==> run a: inputs <==
==> flow/design.v (excerpt) <==
module processing_fsm(clock, reset, start_signal, size, done, 
                            buf_0_write_en, buf_1_write_en, error_buf_write_en,
                            buf_0_w_data, buf_1_w_data, error_mem_w_data,
                            buf_0_r_data, buf_1_r_data, error_mem_r_data,
                            buf_0_addr, buf_1_addr, error_mem_addr, buf_sel);
export LEC_CHECK = 0
export ABC_AREA = 1
export CAP_MARGIN = 0
export CORE_ASPECT_RATIO = 0.92
export CORE_MARGIN = 2
export CORE_UTILIZATION = 72
export CTS_CLUSTER_DIAMETER = 322
export GPL_TIMING_DRIVEN = 1
export HOLD_SLACK_MARGIN = 0.29
export MAX_ROUTING_LAYER = met5
export MIN_ROUTING_LAYER = met1
export PLACE_DENSITY = 0.82
export SETUP_SLACK_MARGIN = 0.09
export SLEW_MARGIN = 25
export TNS_END_PERCENT = 5
create_clock -name core_clock -period 4.34 [get_ports {clock}]
run.sh (not shown) runs the stock make flow with config.mk's settings and CLKGATE_MAP_FILE=.
==> inputs of run b, as changes to run a <==
ABC_AREA = default   (was 1)
CAP_MARGIN = 20   (was 0)
CORE_ASPECT_RATIO = default   (was 0.92)
CORE_UTILIZATION = 40   (was 72)
CTS_CLUSTER_DIAMETER = default   (was 322)
GPL_TIMING_DRIVEN = default   (was 1)
HOLD_SLACK_MARGIN = default   (was 0.29)
MAX_ROUTING_LAYER = default   (was met5)
MIN_ROUTING_LAYER = default   (was met1)
PLACE_DENSITY = default   (was 0.82)
SETUP_SLACK_MARGIN = default   (was 0.09)
SLEW_MARGIN = 20   (was 25)
TNS_END_PERCENT = default   (was 5)
==> flow/constraint.sdc (replaced) <==
create_clock -name core_clock -period 7.0 [get_ports {clock}]
set_input_delay 1.4000 -clock core_clock [delete_from_list [all_inputs] [get_ports {clock}]]
set_output_delay 1.4000 -clock core_clock [all_outputs]
set_load 0.01 [all_outputs]
==> inputs of run c, as changes to run a <==
ABC_AREA = default   (was 1)
CAP_MARGIN = 20   (was 0)
CORE_ASPECT_RATIO = default   (was 0.92)
CTS_CLUSTER_DIAMETER = default   (was 322)
CTS_CLUSTER_SIZE = 73   (was default)
GPL_TIMING_DRIVEN = default   (was 1)
HOLD_SLACK_MARGIN = default   (was 0.29)
MAX_ROUTING_LAYER = default   (was met5)
MIN_ROUTING_LAYER = default   (was met1)
PLACE_DENSITY = default   (was 0.82)
PLACE_DENSITY_LB_ADDON = 0.12   (was default)
SETUP_SLACK_MARGIN = 1.21   (was 0.09)
SLEW_MARGIN = 20   (was 25)
TNS_END_PERCENT = default   (was 5)
==> flow/constraint.sdc (replaced) <==
create_clock -name core_clock -period 4.24 [get_ports {clock}]
set_input_delay 0.8480 -clock core_clock [delete_from_list [all_inputs] [get_ports {clock}]]
set_output_delay 0.8480 -clock core_clock [all_outputs]
set_load 0.01 [all_outputs]
==> inputs of run d, as changes to run a <==
CAP_MARGIN = 20   (was 0)
CORE_ASPECT_RATIO = default   (was 0.92)
CTS_CLUSTER_DIAMETER = default   (was 322)
GPL_TIMING_DRIVEN = default   (was 1)
HOLD_SLACK_MARGIN = default   (was 0.29)
MAX_ROUTING_LAYER = default   (was met5)
MIN_ROUTING_LAYER = default   (was met1)
PLACE_DENSITY = 0.42   (was 0.82)
SETUP_SLACK_MARGIN = default   (was 0.09)
SLEW_MARGIN = 20   (was 25)
TNS_END_PERCENT = default   (was 5)
==> flow/constraint.sdc (replaced) <==
create_clock -name core_clock -period 4.59 [get_ports {clock}]
set_input_delay 0.9180 -clock core_clock [delete_from_list [all_inputs] [get_ports {clock}]]
set_output_delay 0.9180 -clock core_clock [all_outputs]
set_load 0.01 [all_outputs]
==> summary of the runs <==
Against run b, the die area of run a is lower by 43%. Non-clock buffer count: run b < run d < run a < run c. Of run b and run a, run a has the higher area after synthesis (gap 1.7%, measured against run a). Flip-flop count is the same in run d and run a. Design area, highest first: run c, run a, run d, run b. Between run b and run c, the lower sequential share of layout area is in run c (gap 2.0 points). Run a completed and failed the layout checks on negative setup slack. Run c finished but fails on negative setup slack. Run b finished clean. Run d finished but failed the layout checks on negative setup slack. Fmax, lowest first: run b, run c, run d, run a. Critical path depth, highest first: run a, run c, run d, run b.

==> 10-18 <==
Starting RTL as in the previous note.
Settings: LEC_CHECK=0, ABC_AREA=1, CAP_MARGIN=40, CELL_PAD_IN_SITES_DETAIL_PLACEMENT=1, CORE_MARGIN=2, CORE_UTILIZATION=23, CTS_CLUSTER_SIZE=89, MAX_ROUTING_LAYER=met4, SLEW_MARGIN=20; clock period 7.0 ns.
==> inputs of 01-20, as changes to 10-18 <==
- CAP_MARGIN: 40 -> 20
- CELL_PAD_IN_SITES_DETAIL_PLACEMENT: 1 -> unset
- CORE_UTILIZATION: 23 -> 72
- CTS_CLUSTER_SIZE: 89 -> unset
- MAX_ROUTING_LAYER: met4 -> unset
- PLACE_DENSITY: unset -> 0.42
- SETUP_SLACK_MARGIN: unset -> 0.37
- TNS_END_PERCENT: unset -> 20
==> flow/constraint.sdc (replaced) <==
create_clock -name core_clock -period 4.59 [get_ports {clock}]
set_input_delay 0.9180 -clock core_clock [delete_from_list [all_inputs] [get_ports {clock}]]
set_output_delay 0.9180 -clock core_clock [all_outputs]
set_load 0.01 [all_outputs]
==> inputs of 03-04, as changes to 10-18 <==
- ABC_AREA: 1 -> unset
- CAP_MARGIN: 40 -> 20
- CELL_PAD_IN_SITES_DETAIL_PLACEMENT: 1 -> unset
- CORE_UTILIZATION: 23 -> 72
- CTS_CLUSTER_SIZE: 89 -> unset
- MAX_ROUTING_LAYER: met4 -> unset
- PLACE_DENSITY: unset -> 0.79
==> flow/constraint.sdc (replaced) <==
create_clock -name core_clock -period 4.33 [get_ports {clock}]
set_input_delay 0.8660 -clock core_clock [delete_from_list [all_inputs] [get_ports {clock}]]
set_output_delay 0.8660 -clock core_clock [all_outputs]
set_load 0.01 [all_outputs]
==> comparison <==
01-20 went through all stages and came out clean. 10-18 finished with timing, DRC and antenna clean. 03-04 produced a layout that fails on negative setup slack. Utilization, lowest first: 10-18, 01-20, 03-04. The highest worst setup slack belongs to 10-18, the lowest to 03-04. Sequential share of layout area, highest first: 03-04, 01-20, 10-18. Via count: 03-04 < 10-18 < 01-20. The die size of 10-18 is 3.1 times that of 01-20. Of 01-20 and 03-04, 01-20 has the higher critical path depth (gap 3). Final cell count: 03-04 < 01-20 < 10-18. In final area, 03-04 and 01-20 hardly differ. In flip-flop count, 03-04 and 01-20 do not differ.

==> job 6608 <==
Starting RTL as in the previous note.
==> flow/config.mk <==
export PLATFORM = sky130hd
export DESIGN_NAME = processing_fsm
export DESIGN_NICKNAME = processing_fsm
export VERILOG_FILES = /design/flow/design.v
export SDC_FILE = /design/flow/constraint.sdc
export NUM_CORES = 4
export LEC_CHECK = 0
export CAP_MARGIN = 20
export CELL_PAD_IN_SITES_DETAIL_PLACEMENT = 1
export CORE_MARGIN = 3
export CORE_UTILIZATION = 62
export GPL_ROUTABILITY_DRIVEN = 1
export GPL_TIMING_DRIVEN = 0
export MAX_ROUTING_LAYER = met5
export MIN_ROUTING_LAYER = met2
export PLACE_DENSITY_LB_ADDON = 0.19
export SETUP_SLACK_MARGIN = 0.09
export SLEW_MARGIN = 20
export TNS_END_PERCENT = 10
==> flow/constraint.sdc <==
create_clock -name core_clock -period 3.53 [get_ports {clock}]
set_input_delay 0.7060 -clock core_clock [delete_from_list [all_inputs] [get_ports {clock}]]
set_output_delay 0.7060 -clock core_clock [all_outputs]
set_load 0.01 [all_outputs]
==> job 7491: changes against job 6608 <==
Settings changed: CELL_PAD_IN_SITES_DETAIL_PLACEMENT 1 to unset, CORE_MARGIN 3 to 2, CORE_UTILIZATION 62 to 72, GPL_ROUTABILITY_DRIVEN 1 to unset, GPL_TIMING_DRIVEN 0 to 1, MIN_ROUTING_LAYER met2 to met1, PLACE_DENSITY set to 0.78, PLACE_DENSITY_LB_ADDON 0.19 to unset, SETUP_SLACK_MARGIN 0.09 to -0.13.
==> flow/constraint.sdc (replaced) <==
create_clock -name core_clock -period 4.46 [get_ports {clock}]
set_input_delay 0.8920 -clock core_clock [delete_from_list [all_inputs] [get_ports {clock}]]
set_output_delay 0.8920 -clock core_clock [all_outputs]
set_load 0.01 [all_outputs]
==> qor summary <==
| quantity | job 7491 | job 6608 |
|---|---|---|
| Outcome | complete, but fails checks | stopped before the end |
| Last stage reached | - | clock tree synthesis |
| Violated checks | negative setup slack | - |
| Row cnt | 65 | 69 |
| Pre-CTS WS | -0.2694 ns | -1.980 ns |
| Number of cell instances after yosys synthesis | 2,352 | 2,352 |
| Post-synthesis share of cell area spent on full adders, half adders and majority gates | 25.55% | 25.55% |
| I/O pin count | 121 | 121 |
| Area fraction in compound gates after synthesis | 13.34% | 13.34% |
| Register area share after synthesis | 26.97% | 26.97% |
| Placed Cells incl. Taps | 2,873 | 2,920 |
| Post-detail-place hpwl | 49,520 µm | 69,740 µm |
| Die outline area | 0.03342 mm² | 0.03948 mm² |
| Synthesis-stage register bit count | 248 | 248 |
| Init Core Util | 72.96% | 63.80% |
| Summed instance area of the synthesized netlist | 0.02302 mm² | 0.02302 mm² |
| Die Height | 182.8 µm | 198.7 µm |
| Area after DPL | 0.02508 mm² | 0.02460 mm² |
| Core outline area | 0.03156 mm² | 0.03609 mm² |
| Unique cell types | 86 | 86 |
| RD Place Congestion | 0.9865 | 0.9661 |
| Input/output buffers | 96 | 80 |
| Chip width | 182.8 µm | 198.7 µm |

==> fjord: inputs <==
Starting RTL as in the previous note.
export LEC_CHECK = 0
export CAP_MARGIN = 20
export CORE_MARGIN = 2
export CORE_UTILIZATION = 72
export CTS_CLUSTER_DIAMETER = 29
export PLACE_DENSITY = 0.79
export SETUP_SLACK_MARGIN = 0.59
export SLEW_MARGIN = 20
export TNS_END_PERCENT = 10
create_clock -name core_clock -period 4.24 [get_ports {clock}]
==> delta (differences from fjord) <==
==> flow/config.mk (replaced) <==
export PLATFORM = sky130hd
export DESIGN_NAME = processing_fsm
export DESIGN_NICKNAME = processing_fsm
export VERILOG_FILES = /design/flow/design.v
export SDC_FILE = /design/flow/constraint.sdc
export NUM_CORES = 4
export LEC_CHECK = 0
export CAP_MARGIN = 20
export CORE_MARGIN = 2
export CORE_UTILIZATION = 33
export SLEW_MARGIN = 20
==> flow/constraint.sdc (replaced) <==
create_clock -name core_clock -period 5.51 [get_ports {clock}]
set_input_delay 1.1020 -clock core_clock [delete_from_list [all_inputs] [get_ports {clock}]]
set_output_delay 1.1020 -clock core_clock [all_outputs]
set_load 0.01 [all_outputs]
==> sierra (differences from fjord) <==
==> flow/config.mk (replaced) <==
export PLATFORM = sky130hd
export DESIGN_NAME = processing_fsm
export DESIGN_NICKNAME = processing_fsm
export VERILOG_FILES = /design/flow/design.v
export SDC_FILE = /design/flow/constraint.sdc
export NUM_CORES = 4
export LEC_CHECK = 0
export CAP_MARGIN = 20
export CORE_MARGIN = 2
export CORE_UTILIZATION = 58
export CTS_CLUSTER_DIAMETER = 40
export SLEW_MARGIN = 20
export TNS_END_PERCENT = 15
==> flow/constraint.sdc (replaced) <==
create_clock -name core_clock -period 5.0 [get_ports {clock}]
set_input_delay 1.0000 -clock core_clock [delete_from_list [all_inputs] [get_ports {clock}]]
set_output_delay 1.0000 -clock core_clock [all_outputs]
set_load 0.01 [all_outputs]
==> zinc (differences from fjord) <==
==> flow/config.mk (replaced) <==
export PLATFORM = sky130hd
export DESIGN_NAME = processing_fsm
export DESIGN_NICKNAME = processing_fsm
export VERILOG_FILES = /design/flow/design.v
export SDC_FILE = /design/flow/constraint.sdc
export NUM_CORES = 4
export LEC_CHECK = 0
export CAP_MARGIN = 20
export CORE_MARGIN = 2
export CORE_UTILIZATION = 70
export GPL_TIMING_DRIVEN = 1
export MAX_ROUTING_LAYER = met5
export MIN_ROUTING_LAYER = met1
export PLACE_DENSITY_LB_ADDON = 0.19
export SETUP_SLACK_MARGIN = 0.09
export SLEW_MARGIN = 20
export TNS_END_PERCENT = 5
==> flow/constraint.sdc (replaced) <==
create_clock -name core_clock -period 4.56 [get_ports {clock}]
set_input_delay 0.9120 -clock core_clock [delete_from_list [all_inputs] [get_ports {clock}]]
set_output_delay 0.9120 -clock core_clock [all_outputs]
set_load 0.01 [all_outputs]
==> summary of the runs <==
- fjord finished but failed the layout checks on negative setup slack. delta completed without violations. zinc reached the layout checks and failed them: negative setup slack. sierra went through all stages and came out clean.
- The highest global-route usage belongs to fjord, the lowest to delta.
- Register-to-register slack: sierra is higher than fjord (1.2 ns).
- Final cell count: delta > fjord > sierra > zinc.
- The highest clock-buffer cell count belongs to fjord, the lowest to zinc.
- In fjord the hold slack is worse than in sierra, by 0.31 ns.
- Setup slack: delta > sierra > zinc > fjord.
- Synthesized cell count is the same in zinc and delta.
